==> run a <==
## cfs_aligner
  module cfs_aligner#(
    parameter ALGN_DATA_WIDTH = 32,
    parameter FIFO_DEPTH      = 8,
    localparam int unsigned APB_ADDR_WIDTH    = 16,
    localparam int unsigned APB_DATA_WIDTH    = 32,
    localparam int unsigned ALGN_OFFSET_WIDTH = ALGN_DATA_WIDTH <= 8 ? 1 : $clog2(ALGN_DATA_WIDTH/8),
    localparam int unsigned ALGN_SIZE_WIDTH   = $clog2(ALGN_DATA_WIDTH/8)+1
  ) (
    input wire clk,
    input wire reset_n,
    input wire[APB_ADDR_WIDTH-1:0]    paddr,
    input wire                        pwrite,
    input wire                        psel,
    input wire                        penable,
    input wire[APB_DATA_WIDTH-1:0]    pwdata,
    output wire                       pready,
    output reg[APB_DATA_WIDTH-1:0]    prdata,
    output reg                        pslverr,
    input                             md_rx_valid,
    input[ALGN_DATA_WIDTH-1:0]        md_rx_data,
    input[ALGN_OFFSET_WIDTH-1:0]      md_rx_offset,
    input[ALGN_SIZE_WIDTH-1:0]        md_rx_size,
    output reg                        md_rx_ready,
    output reg                        md_rx_err,
    output reg                        md_tx_valid,
    output reg[ALGN_DATA_WIDTH-1:0]   md_tx_data,
    output reg[ALGN_OFFSET_WIDTH-1:0] md_tx_offset,
    output reg[ALGN_SIZE_WIDTH-1:0]   md_tx_size,
    input                             md_tx_ready,
    input                             md_tx_err,
    output reg                        irq
  );
==> flow/config.mk <==
export PLATFORM = sky130hd
export DESIGN_NAME = cfs_aligner
export DESIGN_NICKNAME = cfs_aligner
export VERILOG_FILES = /design/flow/design.v
export SDC_FILE = /design/flow/constraint.sdc
export NUM_CORES = 4
export LEC_CHECK = 0
export ABC_AREA = 1
export CAP_MARGIN = 20
export CORE_MARGIN = 2
export CORE_UTILIZATION = 68
export SETUP_SLACK_MARGIN = 1.33
export SLEW_MARGIN = 5
==> flow/constraint.sdc <==
create_clock -name core_clock -period 5.68 [get_ports {clk}]
set_input_delay 1.1360 -clock core_clock [delete_from_list [all_inputs] [get_ports {clk}]]
set_output_delay 1.1360 -clock core_clock [all_outputs]
set_load 0.01 [all_outputs]
run.sh (not shown) runs the stock make flow with config.mk's settings and CLKGATE_MAP_FILE=.
==> run b: changes against run a <==
==> flow/config.mk (replaced) <==
export PLATFORM = sky130hd
export DESIGN_NAME = cfs_aligner
export DESIGN_NICKNAME = cfs_aligner
export VERILOG_FILES = /design/flow/design.v
export SDC_FILE = /design/flow/constraint.sdc
export NUM_CORES = 4
export LEC_CHECK = 0
export CAP_MARGIN = 20
export CORE_MARGIN = 2
export CORE_UTILIZATION = 40
export SLEW_MARGIN = 20
==> flow/constraint.sdc (replaced) <==
create_clock -name core_clock -period 7.39 [get_ports {clk}]
set_input_delay 1.4780 -clock core_clock [delete_from_list [all_inputs] [get_ports {clk}]]
set_output_delay 1.4780 -clock core_clock [all_outputs]
set_load 0.01 [all_outputs]
==> run c: changes against run a <==
==> flow/config.mk (replaced) <==
export PLATFORM = sky130hd
export DESIGN_NAME = cfs_aligner
export DESIGN_NICKNAME = cfs_aligner
export VERILOG_FILES = /design/flow/design.v
export SDC_FILE = /design/flow/constraint.sdc
export NUM_CORES = 4
export LEC_CHECK = 0
export CAP_MARGIN = 20
export CORE_MARGIN = 2
export CORE_UTILIZATION = 72
export CTS_CLUSTER_SIZE = 40
export PLACE_DENSITY = 0.66
export SLEW_MARGIN = 20
==> flow/constraint.sdc (replaced) <==
create_clock -name core_clock -period 4.81 [get_ports {clk}]
set_input_delay 0.9620 -clock core_clock [delete_from_list [all_inputs] [get_ports {clk}]]
set_output_delay 0.9620 -clock core_clock [all_outputs]
set_load 0.01 [all_outputs]
==> qor summary <==
item                                                                                 run a                     run c                         run b
Vias in the first global route                                                       28800                     29100                         24500
Count of plain and timing-repair buffers in the layout                                 297                       418                           200
Final-report setup violation count                                                       0                       322                             0
Cell area after placement                                                        38100 µm²                 39200 µm²                     38200 µm²
Crit. path cell count                                                                   20                        20                            16
Via count normalized by instance count                                                6.58                      8.04                          5.96
Total setup buffers inserted after CTS                                                  29                        18                             0
Slew margin rel.                                                                     39.8%                     15.8%                         31.0%
Area of the core                                                                 52300 µm²                 48700 µm²                     88100 µm²
All-layer global routing usage                                                       39.7%                     48.3%                         22.5%
Synth Area in Simple Gates                                                           20.4%                     9.42%                         9.42%
Layout Cell Area excl Fill                                                       42500 µm²                 42500 µm²                     40900 µm²
Result of the run                                         no timing/DRC/antenna violations  finished with violations  no timing/DRC/antenna violations
Layout check failures                                                                    -              setup timing                             -
Area fraction in full adders, half adders and majority gates                         3.57%                     3.61%                         3.61%
Period utilisation layout                                                            86.0%                      117%                         94.2%
Area used by multi-input combinational logic                                     13500 µm²                 13500 µm²                     12800 µm²
Post-DP HPWL                                                                       67.5 mm                   73.4 mm                       67.7 mm
Area figure in the yosys stat output                                             35900 µm²                 35500 µm²                     35500 µm²
Count of clock-net buffers in the final layout                                          87                       104                           100
Via count                                                                            29800                     31100                         24800
Xor/xnor share of the synthesized area                                              0.366%                    0.543%                        0.543%
Kind of critical path                                         input port to primary output      register to register  input port to primary output


==> try-violet <==
Starting RTL as in the previous note.
Design cfs_aligner, start of the top module:
  module cfs_aligner#(
    parameter ALGN_DATA_WIDTH = 32,
    parameter FIFO_DEPTH      = 8,
    localparam int unsigned APB_ADDR_WIDTH    = 16,
    localparam int unsigned APB_DATA_WIDTH    = 32,
    localparam int unsigned ALGN_OFFSET_WIDTH = ALGN_DATA_WIDTH <= 8 ? 1 : $clog2(ALGN_DATA_WIDTH/8),
    localparam int unsigned ALGN_SIZE_WIDTH   = $clog2(ALGN_DATA_WIDTH/8)+1
  ) (
    input wire clk,
    input wire reset_n,
    input wire[APB_ADDR_WIDTH-1:0]    paddr,
    input wire                        pwrite,
    input wire                        psel,
    input wire                        penable,
    input wire[APB_DATA_WIDTH-1:0]    pwdata,
    output wire                       pready,
    output reg[APB_DATA_WIDTH-1:0]    prdata,
    output reg                        pslverr,
    input                             md_rx_valid,
    input[ALGN_DATA_WIDTH-1:0]        md_rx_data,
    input[ALGN_OFFSET_WIDTH-1:0]      md_rx_offset,
    input[ALGN_SIZE_WIDTH-1:0]        md_rx_size,
    output reg                        md_rx_ready,
    output reg                        md_rx_err,
    output reg                        md_tx_valid,
    output reg[ALGN_DATA_WIDTH-1:0]   md_tx_data,
    output reg[ALGN_OFFSET_WIDTH-1:0] md_tx_offset,
    output reg[ALGN_SIZE_WIDTH-1:0]   md_tx_size,
    input                             md_tx_ready,
    input                             md_tx_err,
    output reg                        irq
  );
Settings: LEC_CHECK=0, CAP_MARGIN=20, CORE_MARGIN=8, CORE_UTILIZATION=46, CTS_CLUSTER_DIAMETER=280, GPL_ROUTABILITY_DRIVEN=1, PLACE_DENSITY=0.4, SETUP_SLACK_MARGIN=0.25, SLEW_MARGIN=10; clock period 15.0 ns.
==> inputs of try-nickel, as changes to try-violet <==
Settings changed: CORE_MARGIN 8 to 2, CORE_UTILIZATION 46 to 40, CTS_CLUSTER_DIAMETER 280 to 27, GPL_ROUTABILITY_DRIVEN 1 to 0, HOLD_SLACK_MARGIN set to 0.11, PLACE_DENSITY 0.4 to unset, SETUP_SLACK_MARGIN 0.25 to unset, SLEW_MARGIN 10 to 20.
==> flow/constraint.sdc (replaced) <==
create_clock -name core_clock -period 10.0 [get_ports {clk}]
set_input_delay 2.0000 -clock core_clock [delete_from_list [all_inputs] [get_ports {clk}]]
set_output_delay 2.0000 -clock core_clock [all_outputs]
set_load 0.01 [all_outputs]
==> run summary <==
The synthesis and place-and-route flow finished, so here is a summary.

The area taken by multi-input combinational cells is reported as 0.0128 mm². The run finished with no timing, DRC or antenna violations. The via count came out at about 26000. The floorplan die area came out at 0.0911 mm². The wire length on met1 came out at slightly above 40000 µm. The detailed placement HPWL is around 63000 µm. The DRC marker count from the first detailed-route iteration came out at roughly 2900. The number of clock-tree buffers in the layout is approximately 210.
# the run above: try-nickel

==> run summary <==
The synthesis and place-and-route flow finished, so here is a summary.

Summing over every cut layer, the via total after detailed routing is between 20000 and 25000. The pin count of the biggest net entering global routing is just over 70. The detailed placement HPWL came out at ~69000 µm. The number of clock-tree buffers in the layout came out at 102. The flow ran to the end and the layout has no timing, DRC or antenna violations. On met2, the global router reports a usage of between 40% and 50%. The area occupied by multi-input gates came out at roughly 0.013 mm². The number of setup buffers added after CTS is 0. The share of the clock period used by the worst path after layout came out at between 60% and 70%.

The wire length on met1 came out at ~45000 µm. The DRC marker count from the first detailed-route iteration is 2126. The met3 routed wirelength came out at ~5900 µm.

The number of max-capacitance violations reported came out at 0. The floorplan die area is approximately 0.086 mm². The number of hold violations in the final report came out at 0.

The critical register-to-register path startpoint is core.rx_fifo.rd_ptr_pop[2]$_DFFE_PN0P_. The most common cell in the synthesized netlist is edfxtp_1.
# the run above: try-violet

